==> flow/design.v (excerpt) <==
module ixu_mc_pipe (
    input  wire         core_clock_i,
    input  wire         core_flush_i,
    input  wire  [17:0] data_i,
    input  wire         valid_i,
    output logic        busy_o,
    output wire  [ 5:0] rs1_o,
    output wire  [ 5:0] rs2_o,
    input  wire  [31:0] rs1_data_i,
    input  wire  [31:0] rs2_data_i,
    output wire  [ 4:0] rob_o,
    input  wire  [ 6:0] opcode_i,
    input  wire  [ 6:0] ins_type,
    input  wire         imm_i,
    input  wire  [31:0] immediate_i,
    input  wire  [ 5:0] dest_i,
    output logic [ 5:0] wakeup_dest,
    output logic        wakeup_valid,
    output logic [ 5:0] l_wakeup_dest,
    output logic        l_wakeup_valid,
    output logic [ 5:0] ixu_mc_ex_dest,
    output logic [31:0] ixu_mc_ex_data,
    output logic        ixu_mc_ex_valid,
    output logic [ 5:0] ixu_mc_wb_dest,
    output logic [31:0] ixu_mc_wb_data,
    output logic        ixu_mc_wb_valid,
    output wire  [ 4:0] pmu_ins_id_o,
    output wire         pmu_ins_valid_o
);
clock: 3.74 ns
lec_check: 0
abc_area: 0
cap_margin: 5
cell_pad_in_sites_detail_placement: 0
core_margin: 2
core_utilization: 72
cts_cluster_size: 14
setup_slack_margin: 1.29
slew_margin: 20
run.sh (not shown) runs the stock make flow with config.mk's settings and CLKGATE_MAP_FILE=.
The starting point never finished: it broke off in 5_1_grt with GRT-0116.
Next try:
Settings changed: CAP_MARGIN 5 to 20, CORE_ASPECT_RATIO set to 1.48, CTS_CLUSTER_SIZE 14 to 85, PLACE_DENSITY set to 0.66.
Clock period 3.74 ns to 9.04 ns, I/O delays scaled along.
What happened:
- The new run died in 5_1_grt, error GRT-0116
- die size stays flat
- synthesized area stays the same
- synthesized cell count does not change
Next try:
Settings changed: CORE_ASPECT_RATIO 1.48 to 0.71, CORE_UTILIZATION 72 to 66, PLACE_DENSITY 0.66 to unset, SETUP_SLACK_MARGIN 1.29 to -0.44.
Clock period 9.04 ns to 6.94 ns, I/O delays scaled along.
Effect:
- The changed run died in 5_1_grt with GRT-0232
- synthesized cell count stays the same
- die size rises by 9.0%
- area after synthesis does not change
Next try:
Settings changed: ABC_AREA 0 to unset, CELL_PAD_IN_SITES_DETAIL_PLACEMENT 0 to unset, CORE_ASPECT_RATIO 0.71 to unset, CORE_UTILIZATION 66 to 40, CTS_CLUSTER_SIZE 85 to unset, SETUP_SLACK_MARGIN -0.44 to 0.4.
Clock period 6.94 ns to 8.63 ns, I/O delays scaled along.
After rerunning: With this change the flow finished clean; synthesized cell count does not change; die area grows by 64%; synthesized area stays the same.
Next try:
Clock period 8.63 ns to 12.3 ns, I/O delays scaled along.
The new run passed the timing, design-rule and antenna checks.
Sequential cell count stays the same.
Worst hold slack is about the same.
Critical path depth shrinks by 1.
Via count went down by a few percent.
Die size does not change.
Fmax falls by about a fifth.
Register-to-register slack gains 1.6 ns.
Global-route usage falls by 0.54 points.

* * *

== job 4341 ==
Starting RTL as in the previous note.
export LEC_CHECK = 0
export ABC_AREA = 1
export CAP_MARGIN = 20
export CORE_ASPECT_RATIO = 0.5
export CORE_MARGIN = 2
export CORE_UTILIZATION = 72
export CTS_CLUSTER_DIAMETER = 391
export CTS_CLUSTER_SIZE = 99
export HOLD_SLACK_MARGIN = 0.3
export PLACE_DENSITY = 0.42
export SETUP_SLACK_MARGIN = 0.4
export SLEW_MARGIN = 20
create_clock -name core_clock -period 6.03 [get_ports {core_clock_i}]
Job 4341 never completed, since it errored out during global routing (5_1_grt).
Relative to job 4341, the following input files were edited for job 4329:
- HOLD_SLACK_MARGIN no longer set, was 0.3
- CTS_CLUSTER_DIAMETER no longer set, was 391
- CTS_CLUSTER_SIZE no longer set, was 99
- ABC_AREA no longer set, was 1
- CORE_UTILIZATION now 28, was 72
- CORE_ASPECT_RATIO no longer set, was 0.5
- PLACE_DENSITY no longer set, was 0.42
- the clock period (ns, I/O delays scaled along) now 8.63, was 6.03
Results
The flow ran to completion for all of job 4341 and job 4329 but job 4341, which stopped partway. On job 4329: sequential area share after synthesis is 0.58 points higher than what job 4341 gave. Min die extent in x across job 4329 and job 4341: job 4341. STATUS die size: job 4329 loses against job 4341. Job 4329 — synthesized area about 5% lower, job 4341 as reference. Relative to job 4341, the post-synthesis share of cell area spent on full adders, half adders and majority gates of job 4329 is higher by 2.1 points. From job 4341 to job 4329 the numbers moved as follows: die height now sits higher; hold buffer count at CTS stayed essentially flat. Diff job 4341 -> job 4329: number of standard cells reported by yosys lower; per-instance average area after synthesis picked up an extra about 15%.
### job 4329 -> job 4264
- an added CTS_CLUSTER_SIZE of 96
- an added PLACE_DENSITY of 0.38
- an added CTS_CLUSTER_DIAMETER of 336
- a change of CORE_UTILIZATION from 28 to 72
- a change of the clock period (ns, I/O delays scaled along) from 8.63 to 6.93
[summary]
global routing (5_1_grt): job 4264 exited with error. Diff job 4329 and job 4264: count of placed standard cells including taps lower in job 4264. Against job 4329 as the reference, job 4264 delivers a higher weighted congestion at the end of routability-driven global placement. The setup fix buffers added after clock tree synthesis number comes out lower for job 4329 vs job 4264. Reported for job 4329 and job 4264, average cell area after synthesis turned out identical to the last digit. Comparing the two runs side by side, job 4264 comes out ahead of job 4329 on die size. Of job 4329 and job 4264, the run reporting the lower total of cells resized after clock tree synthesis was job 4329. TritonCTS buffer count in job 4264 is 30 lower than in job 4329. From job 4264 to job 4329, simple logic cell fraction of the synthesized area did not move at all.
Here is what was changed in the inputs of job 9165 compared with job 4264.
- PLACE_DENSITY: 0.38 -> unset
- CORE_UTILIZATION: 72 -> 40
- CTS_CLUSTER_SIZE: 96 -> unset
- CTS_CLUSTER_DIAMETER: 336 -> unset
- the clock period (ns, I/O delays scaled along): 6.93 -> 9.0
[summary]
- Compared job 9165 vs job 4264, and starting density of the core is down in job 9165.
- Diff job 4264..job 9165 | mux contribution to synthesized area | unchanged
- Cell resize tally after clock tree synthesis down 240 in job 9165 wrt job 4264
- Job 9165 ended with every stage complete and zero timing, DRC or antenna violations.
- Looking at instance area after placement across job 4264 and job 9165, the one that comes out higher is job 4264.
- Per the comparison of job 9165 with job 4264, number of buffers inserted to repair setup after CTS decreased 44; overall chip area up 79%; post-placement setup slack grew by 1.60 ns.
- As of job 9165, width of the die had risen by more than a quarter compared to job 4264.
- Delta (job 9165 minus job 4264): synthesized cell count has remained practically unchanged; number of ports placed on the die boundary essentially unchanged; floorplan die height has increased.
Here is what was changed in the inputs of job 132 compared with job 9165.
- a change of SETUP_SLACK_MARGIN from 0.4 to 1.1
- a change of CORE_UTILIZATION from 40 to 66
- an added MAX_ROUTING_LAYER of met4
## What came out
Clock skew delta (job 132 − job 9165): unfavourable
Compared with job 9165, in job 132 total die size went down 39%.
[compare] base=job 9165 new=job 132: worst slack on hold paths went up, global-route usage went up.
Job 132 ended up with opc[0]$_SDFF_PP0_ as its launch point of the critical path; job 9165 ended up with b[13]$_DFF_P_.

* * *

job 7324:
Starting RTL as in the previous note.
clock: 5.35 ns
lec_check: 0
cap_margin: 20
cell_pad_in_sites_detail_placement: 2
cell_pad_in_sites_global_placement: 1
core_margin: 8
core_utilization: 50
cts_cluster_diameter: 122
cts_cluster_size: 92
gpl_routability_driven: 0
gpl_timing_driven: 0
hold_slack_margin: 0.15
place_density: 0.84
slew_margin: 20
tns_end_percent: 65
Job 7324 never completed; the flow aborted with a tool error in detailed placement (3_5_place_dp).
diff inputs: job 7324 => job 3730
- a deleted CELL_PAD_IN_SITES_GLOBAL_PLACEMENT that had been 1
- a change of CTS_CLUSTER_SIZE from 92 to 60
- a change of CELL_PAD_IN_SITES_DETAIL_PLACEMENT from 2 to 1
- a change of CTS_CLUSTER_DIAMETER from 122 to 95
- a deleted TNS_END_PERCENT that had been 65
- a deleted GPL_ROUTABILITY_DRIVEN that had been 0
- a change of CORE_UTILIZATION from 50 to 58
- a change of CORE_MARGIN from 8 to 6
- a deleted PLACE_DENSITY that had been 0.84
- a change of HOLD_SLACK_MARGIN from 0.15 to 0.19
Findings:
Job 3730 | ERROR | global routing (5_1_grt)
Delta (job 3730 minus job 7324): summed standard-cell area reported by yosys shows no meaningful change, synthesized cell count now sits at about the same level, die size moved down.
Row initial core utilization: job 3730 higher / job 7324 lower
In the tables for job 3730 and job 7324, placeable core region reads lower with job 3730.
Of job 3730 and job 7324, job 7324 shows the higher number of core rows, with job 3730 below it.
Job 3730 -> job 7324: post-synthesis instance area delta 0, exact match
NOTE horizontal die dimension job 7324->job 3730 decreased by a little under 10%
Proportion of synthesized area in mux cells came out exactly the same in job 3730 and job 7324.
Input changes introduced in job 526 (baseline for comparison: job 3730):
- CTS_CLUSTER_DIAMETER: 95 -> 122
- CELL_PAD_IN_SITES_DETAIL_PLACEMENT: 1 -> 2
- TNS_END_PERCENT: unset -> 65
- GPL_ROUTABILITY_DRIVEN: unset -> 0
- PLACE_DENSITY: unset -> 0.84
- CORE_MARGIN: 6 -> 8
- CORE_UTILIZATION: 58 -> 50
- HOLD_SLACK_MARGIN: 0.19 -> unset
- CTS_CLUSTER_SIZE: 60 -> 79
Findings:
- Across job 526 and job 3730, no clean finish was achieved.
- Job 3730: it failed during global routing (5_1_grt), and the tool reported GRT-0116.
- Width of the chip, job 526 vs job 3730: up by a little under 10%
- As far as area reported by Yosys stat goes, job 3730 and job 526 are indistinguishable; the numbers are identical.
- Core footprint is higher on job 526
- Reported for job 526 and job 3730, number of standard cells reported by yosys turned out identical to the last digit.
- Die area | job 526 > job 3730
- The run showing the greater initial cell density of the core is job 3730.
> inputs changed (job 526 -> job 928)
- changing CELL_PAD_IN_SITES_DETAIL_PLACEMENT from 2 to 1
- changing CORE_UTILIZATION from 50 to 58
- removing GPL_ROUTABILITY_DRIVEN (formerly 0)
- setting HOLD_SLACK_MARGIN to 0.27 for the first time
- changing CORE_MARGIN from 8 to 6
- removing TNS_END_PERCENT (formerly 65)
- changing CTS_CLUSTER_SIZE from 79 to 60
Notes after the runs:
Job 928: aborted in global routing (5_1_grt) (tool error). Number of flops mapped to enable cells by yosys came out exactly the same in job 928 and job 526. | vertical die dimension | lower: job 928 |. Job 928 -> job 526: synthesized cell count delta 0, exact match. From job 928 to job 526, area figure in the yosys stat output did not move at all. Job 526 has a lower initial cell density of the core than job 928. Compared with job 526, job 928 shows core region area lower by about 14%. Job 928 against job 526; die area is down by more than 10%.
